== wip/harbor ==
==> flow/design.v <==
module buck_v1_0 #(
  parameter model_data_width = 25,
  parameter model_decimal_width = 16
)(
  input aclk, 
  input resetn, 
  input clock_enable,
  input pwm, 
  input signed [model_data_width-1:0] input_voltage,
  input signed [model_data_width-1:0] period_inductor,
  input signed [model_data_width-1:0] period_capacitor,
  input signed [model_data_width-1:0] inverse_resistor,
  output reg signed [model_data_width-1:0] inductor_current,
  output signed [model_data_width-1:0] capacitor_current,
  output signed [model_data_width-1:0] output_current,
  output reg signed [model_data_width-1:0] output_voltage  
);
  wire signed [model_data_width-1:0] voltage_diff;  
  wire signed [(model_data_width*2)-1:0] voltage_diff_intl_2width;  
  wire signed [model_data_width-1:0] voltage_diff_intl;  
  wire signed [(model_data_width*2)-1:0] capacitor_current_intc_2width;  
  wire signed [model_data_width-1:0] capacitor_current_intc;  
  wire signed [(model_data_width*2)-1:0] output_current_2width;  
  assign voltage_diff = pwm? input_voltage - output_voltage: -output_voltage;
  assign voltage_diff_intl_2width = voltage_diff * period_inductor;
  assign voltage_diff_intl = voltage_diff_intl_2width >>> model_decimal_width;
  always @(posedge aclk)
    if (!resetn)
      inductor_current <= 0;
    else 
      if (clock_enable)
        inductor_current <= inductor_current + voltage_diff_intl;
  assign capacitor_current = inductor_current - output_current;
  assign capacitor_current_intc_2width = capacitor_current * period_capacitor;
  assign capacitor_current_intc = capacitor_current_intc_2width >>> model_decimal_width;
  always @(posedge aclk)
    if (!resetn)
      output_voltage <= 0;
    else 
      if (clock_enable)
        output_voltage <= output_voltage + capacitor_current_intc;
  assign output_current_2width = output_voltage * inverse_resistor;
  assign output_current = output_current_2width >>> model_decimal_width;
endmodule
clock: 16.1 ns
lec_check: 0
cap_margin: 25
core_aspect_ratio: 1.44
core_margin: 2
core_utilization: 33
cts_cluster_size: 21
gpl_routability_driven: 0
setup_slack_margin: -1.37
slew_margin: 10
tns_end_percent: 15
run.sh (not shown) runs the stock make flow with config.mk's settings and CLKGATE_MAP_FILE=.
wip/harbor: all stages done; final checks FAILED (setup timing).
Setup changes, wip/harbor to wip/amber
Settings: an added MAX_ROUTING_LAYER of met4; a deleted CORE_ASPECT_RATIO that had been 1.44; a deleted SETUP_SLACK_MARGIN that had been -1.37; a deleted TNS_END_PERCENT that had been 15; a change of CAP_MARGIN from 25 to 20; a deleted CTS_CLUSTER_SIZE that had been 21; a change of SLEW_MARGIN from 10 to 20; a change of CORE_UTILIZATION from 33 to 40; a change of the clock period (ns, I/O delays scaled along) from 16.1 to 28.0.
### Flow results
Comparing wip/harbor and wip/amber, the one run not ending clean was wip/harbor. Comparing wip/harbor and wip/amber, the lower number of antenna repair diodes was measured on wip/harbor. Per the comparison of wip/amber with wip/harbor, HPWL after detailed placement has decreased, average vias per placed instance increased by about 7% relative to the old numbers. There was hardly any difference in share of cell area taken by flip-flops and latches between wip/amber and wip/harbor.
Input-level comparison between wip/raven and wip/amber:
Settings: an added ABC_AREA of 1; an added CELL_PAD_IN_SITES_GLOBAL_PLACEMENT of 2; an added GPL_TIMING_DRIVEN of 0; a change of CORE_MARGIN from 2 to 10; an added CTS_CLUSTER_DIAMETER of 391; an added TNS_END_PERCENT of 80; a deleted GPL_ROUTABILITY_DRIVEN that had been 0.
Notes after the runs:
wip/raven has completed all stages; timing, DRC and antenna checks passed. Summary — final standard cell utilization of the core, wip/raven relative to wip/amber: lower, by 0.17 points. Comparing wip/amber and wip/raven, the lower final cell count was measured on wip/amber. Summary of wip/raven over wip/amber: clock-pin slew of the registers on the worst-case setup and hold paths comparable; inverter tally of the final layout excluding the clock network increased by 34% relative to the old numbers. Per the comparison of wip/raven with wip/amber, sequential fraction of total cell area has remained practically unchanged, wire length moved up, number of detailed-routing iterations run before antenna repair went up 1. [compare] base=wip/amber new=wip/raven: minimum clock period after layout +660 ps.
Setup changes, wip/raven to wip/zinc
Settings: CELL_PAD_IN_SITES_GLOBAL_PLACEMENT removed (was 2); CTS_CLUSTER_DIAMETER removed (was 391); CORE_UTILIZATION changed from 40 to 11; MAX_ROUTING_LAYER removed (was met4); ABC_AREA removed (was 1); CORE_MARGIN changed from 10 to 2; GPL_TIMING_DRIVEN removed (was 0); TNS_END_PERCENT removed (was 80); the clock period (ns, I/O delays scaled along) changed from 28.0 to 42.3.
==> results <==
wip/zinc against wip/raven; number of placed cells counting well taps is up by more than a quarter. Diff wip/raven -> wip/zinc: number of cells in Yosys stat lower; synthesized cell count now smaller; clock transition at the registers of the reported paths shows no meaningful change. wip/zinc — period utilization 25 points lower, wip/raven as reference. Note that the critical path depth recorded for wip/raven amounts to 1.8 times the value seen in wip/zinc. Global-route wire length before repair went down by more than 10% going from wip/raven to wip/zinc. Delta (wip/zinc minus wip/raven): worst setup slack for register-to-register paths increased by 16280 ps relative to the old numbers, non-clock buffer count down about 33%. Termination of the worst setup path: capacitor_current[24] -> wip/zinc, output_voltage[24] -> wip/raven.
